==> exp/maple <==
==> flow/design.v (excerpt) <==
module top #(
    parameter D_WIDTH = 16,
    parameter Q_BITS  = 13
)(
  input logic [D_WIDTH - 1 : 0] angle_in,
  input logic signed [D_WIDTH - 1 : 0] currA_in,
  input logic signed [D_WIDTH - 1 : 0] currB_in,
  input logic signed [D_WIDTH - 1 : 0] currC_in,
  input logic signed [D_WIDTH - 1 : 0] currT_in,
  input logic        [D_WIDTH - 1 : 0] periodTop,
  output logic pwmA_out,
  output logic pwmB_out,
  output logic pwmC_out,
  input logic signed [D_WIDTH - 1 : 0]  kpd, kpq,
  input logic signed [D_WIDTH - 1 : 0]  kid, kiq,
  input logic clear_pid,
  input  logic clk,
  input  logic rstb,
  input  logic valid,
  output logic ready
);
export LEC_CHECK = 0
export ABC_AREA = 1
export CAP_MARGIN = 5
export CORE_MARGIN = 2
export CORE_UTILIZATION = 72
export CTS_CLUSTER_DIAMETER = 97
export PLACE_DENSITY = 0.64
export SETUP_SLACK_MARGIN = -0.41
export SLEW_MARGIN = 20
create_clock -name core_clock -period 5.04 [get_ports {clk}]
run.sh (not shown) runs the stock make flow with config.mk's settings and CLKGATE_MAP_FILE=.
==> exp/tundra (differences from exp/maple) <==
==> flow/config.mk (replaced) <==
export PLATFORM = sky130hd
export DESIGN_NAME = top
export DESIGN_NICKNAME = top
export VERILOG_FILES = /design/flow/design.v
export SDC_FILE = /design/flow/constraint.sdc
export NUM_CORES = 4
export LEC_CHECK = 0
export ABC_AREA = 0
export CAP_MARGIN = 10
export CELL_PAD_IN_SITES_DETAIL_PLACEMENT = 0
export CORE_ASPECT_RATIO = 1.04
export CORE_MARGIN = 2
export CORE_UTILIZATION = 72
export MAX_ROUTING_LAYER = met5
export MIN_ROUTING_LAYER = met1
export PLACE_DENSITY = 0.36
export SETUP_SLACK_MARGIN = 1.11
export SLEW_MARGIN = 20
==> flow/constraint.sdc (replaced) <==
create_clock -name core_clock -period 6.81 [get_ports {clk}]
set_input_delay 1.3620 -clock core_clock [delete_from_list [all_inputs] [get_ports {clk}]]
set_output_delay 1.3620 -clock core_clock [all_outputs]
set_load 0.01 [all_outputs]
==> exp/harbor (differences from exp/maple) <==
==> flow/config.mk (replaced) <==
export PLATFORM = sky130hd
export DESIGN_NAME = top
export DESIGN_NICKNAME = top
export VERILOG_FILES = /design/flow/design.v
export SDC_FILE = /design/flow/constraint.sdc
export NUM_CORES = 4
export LEC_CHECK = 0
export CAP_MARGIN = 20
export CORE_MARGIN = 2
export CORE_UTILIZATION = 70
export MAX_ROUTING_LAYER = met4
export PLACE_DENSITY = 0.6
export SETUP_SLACK_MARGIN = 1.14
export SLEW_MARGIN = 20
==> flow/constraint.sdc (replaced) <==
create_clock -name core_clock -period 8.64 [get_ports {clk}]
set_input_delay 1.7280 -clock core_clock [delete_from_list [all_inputs] [get_ports {clk}]]
set_output_delay 1.7280 -clock core_clock [all_outputs]
set_load 0.01 [all_outputs]
==> notes <==
In exp/tundra the clock skew is lower than in exp/harbor, by 0.046 ns. Between exp/tundra and exp/harbor, the lower combinational power is in exp/harbor (gap about 40%, measured against exp/harbor). In exp/tundra the worst setup slack is lower than in exp/harbor, by 1.5 ns. Die size: exp/maple > exp/harbor > exp/tundra. Of exp/harbor and exp/tundra, exp/tundra has the higher cell area (gap 5.5%, measured against exp/tundra). exp/maple failed in global routing, error GRT-0116. exp/harbor passed the timing, DRC and antenna checks. exp/tundra reached the layout checks and failed them: negative setup slack.
==> figures <==
Standard-cell row count: exp/tundra 135; exp/harbor 134; exp/maple 137
Worst voltage drop across the vdd grid: exp/tundra 209 µV; exp/harbor 199 µV; exp/maple -
Post-route setup TNS: exp/tundra -6.48 ns; exp/harbor 0 ns; exp/maple -
Final Setup Violations: exp/tundra 36; exp/harbor 0; exp/maple -
Power in combinational cells: exp/tundra 0.814 mW; exp/harbor 0.575 mW; exp/maple -
Layout sequential cell count: exp/tundra 846; exp/harbor 846; exp/maple -
PnR worst setup slack: exp/tundra -0.279 ns; exp/harbor 1.22 ns; exp/maple -
Result of the run: exp/tundra complete, but fails checks; exp/harbor finished clean; exp/maple did not finish
Failing step: exp/tundra -; exp/harbor -; exp/maple global routing
Violated checks: exp/tundra negative setup slack; exp/harbor -; exp/maple -
CTS tree: exp/tundra built; exp/harbor built; exp/maple -
Clock network fraction of total power: exp/tundra 0.481; exp/harbor 0.489; exp/maple -
Class of the worst hold path: exp/tundra flip-flop to flip-flop; exp/harbor flip-flop to flip-flop; exp/maple -
Die span in y: exp/tundra 374 µm; exp/harbor 372 µm; exp/maple 379 µm
Power is estimated from default activity; no workload was simulated.
